== run 1 ==
// sha2in
module sha2in(
  input clk,rst_b,lst_pkt,
  input [63:0] pkt,
  output [511:0] blk,
  output blk_val,msg_end
);
clock: 2.24 ns
lec_check: 0
cap_margin: 35
core_margin: 2
core_utilization: 70
cts_cluster_diameter: 222
cts_cluster_size: 21
setup_slack_margin: -0.17
slew_margin: 20
run.sh (not shown) runs the stock make flow with config.mk's settings and CLKGATE_MAP_FILE=.
Run 1 failed in 5_1_grt with GRT-0232.
diff inputs: run 1 => run 2
Settings: CORE_UTILIZATION changed from 70 to 64; CAP_MARGIN changed from 35 to 20; SETUP_SLACK_MARGIN changed from -0.17 to 0.65; CTS_CLUSTER_SIZE removed (was 21); CTS_CLUSTER_DIAMETER removed (was 222); the clock period (ns, I/O delays scaled along) changed from 2.24 to 2.84.
## What came out
Re total number of H-tree levels: run 1 was lower than run 2. Horizontal die size: run 2 vs run 1 up 4.5%. On total instance count after detailed placement, run 1 and run 2 are neck and neck. Die area deteriorates in run 2 relative to run 1. Run 2 | stages: all done | timing, DRC, antenna: all pass.
Modified inputs, run 3 compared to run 2
Settings: a deleted SETUP_SLACK_MARGIN that had been 0.65; a change of the clock period (ns, I/O delays scaled along) from 2.84 to 2.66.
Findings:
Measured against each other, run 2 and run 3 differ in final design instance area without fill, the higher figure coming from run 2.
Taking run 2 as the reference point, the final wirelength of run 3 falls by 6.9%.
Fraction of area in clock buffers and inverters: run 2 vs run 3 — no meaningful difference
Total power of run 3 exceeds that of run 2 by a few percent.
The run with more setup slack is run 2; run 3 has less.
When run 3 is measured against run 2, its power dissipated by switching net loads turns out 0.00032 W higher.
A launching instance or port of the critical path of ctrl.st[1] is what run 2 shows, while dpath.inst3.q[1] belongs to run 3.
Row final standard cell count with taps included and fillers excluded: run 3 lower / run 2 higher
Highest signal layer in the routed design: met4 -> run 2, met5 -> run 3
Pin count of the biggest net entering global routing, run 2 and run 3, lower one = run 3.
The following lists how run 4 was set up differently from run 3:
Settings: setting SETUP_SLACK_MARGIN to 0.2 for the first time; setting CTS_CLUSTER_DIAMETER to 396 for the first time; changing CORE_UTILIZATION from 64 to 72; setting CTS_CLUSTER_SIZE to 14 for the first time; changing the clock period (ns, I/O delays scaled along) from 2.66 to 1.32.
Findings:
Run 4 terminated abnormally: 3_5_place_dp reported DPL-0033.
Number of nets in the synthesized netlist: run 4 vs run 3 identical
Run 4 -> run 3: number of top-level pins delta 0, exact match
Compared with run 3, in run 4 area after synthesis about even; overall die width now smaller.
Run 4 vs run 3: initial standard-cell utilization of the core up
Reported for run 3 and run 4, basic-gate share of the synthesized area counting and, or, nand and nor cells turned out identical to the last digit.
The standard-cell row count in run 4 was lower than what run 3 gave.
[compare] base=run 3 new=run 4: chip height lower; full die area lower.
For run 5, these inputs were changed with respect to run 4:
Settings: CTS_CLUSTER_DIAMETER no longer set, was 396; SETUP_SLACK_MARGIN now 0.65, was 0.2; CORE_UTILIZATION now 66, was 72; CTS_CLUSTER_SIZE now 37, was 14; the clock period (ns, I/O delays scaled along) now 2.38, was 1.32.
==> comparison <==
Run 5: it failed with a tool error in 4_1_cts, so there are no final results.
Run 5 against run 4: floorplan-stage core utilization went down, overall die width went up, die size went up, die extent in y went up, area of the core went up.

* * *

P:
sha2in again, from the RTL that the note above started with.
export LEC_CHECK = 0
export CAP_MARGIN = 5
export CORE_MARGIN = 2
export CORE_UTILIZATION = 65
export CTS_CLUSTER_DIAMETER = 222
export SETUP_SLACK_MARGIN = -0.17
export SLEW_MARGIN = 20
create_clock -name core_clock -period 2.24 [get_ports {clk}]
Status P: flow complete, layout not clean - setup timing
Input-level comparison between Q and P:
-- flow/config.mk --
<<< P, line 8
export CAP_MARGIN = 5
>>> Q, line 8
export CAP_MARGIN = 20
<<< P, line 10
export CORE_UTILIZATION = 65
export CTS_CLUSTER_DIAMETER = 222
export SETUP_SLACK_MARGIN = -0.17
>>> Q, line 10
export CORE_UTILIZATION = 44
==> flow/constraint.sdc <==
create_clock -name core_clock -period 3.16 [get_ports {clk}]
set_input_delay 0.6320 -clock core_clock [delete_from_list [all_inputs] [get_ports {clk}]]
set_output_delay 0.6320 -clock core_clock [all_outputs]
set_load 0.01 [all_outputs]
### Flow results
From P to Q the numbers moved as follows: cell internal power dissipation fell about 30%; number of global-route vias before repair fell 3826; area of all placed cells without fillers about even.
Changes observed in Q relative to P: worst hold slack across all endpoints grew by 0.024 ns; flop share of the area now sits at about the same level; transition at the pin with the smallest max-transition slack went up by 0.31 ns.
Q was carried through to the last stage, and its layout satisfied the timing, design-rule and antenna checks.
Of P and Q, the lower wire length of the first global-routing pass belongs to Q.
Input changes introduced in R (baseline for comparison: Q):
-- flow/config.mk --
<<< Q, line 10
export CORE_UTILIZATION = 44
>>> R, line 10
export CORE_UTILIZATION = 40
Findings:
No crash in R: every stage finished, but the layout fails its final checks due to hold timing. Q reports its critical path startpoint as dpath.inst3.q[0]$_DFFE_PN0P_ while R reports ctrl.st[2]$_DFF_PN0_. Diff Q -> R: area inside the core boundary rose 10%, share of final layout cell area taken by clock buffers and inverters now sits higher, setup slack now smaller, per-cell via count in the routed design dropped about 2.8%. R reports a lower relative contribution of combinational cells to total power than Q does.
Power and IR drop assume default switching activity.
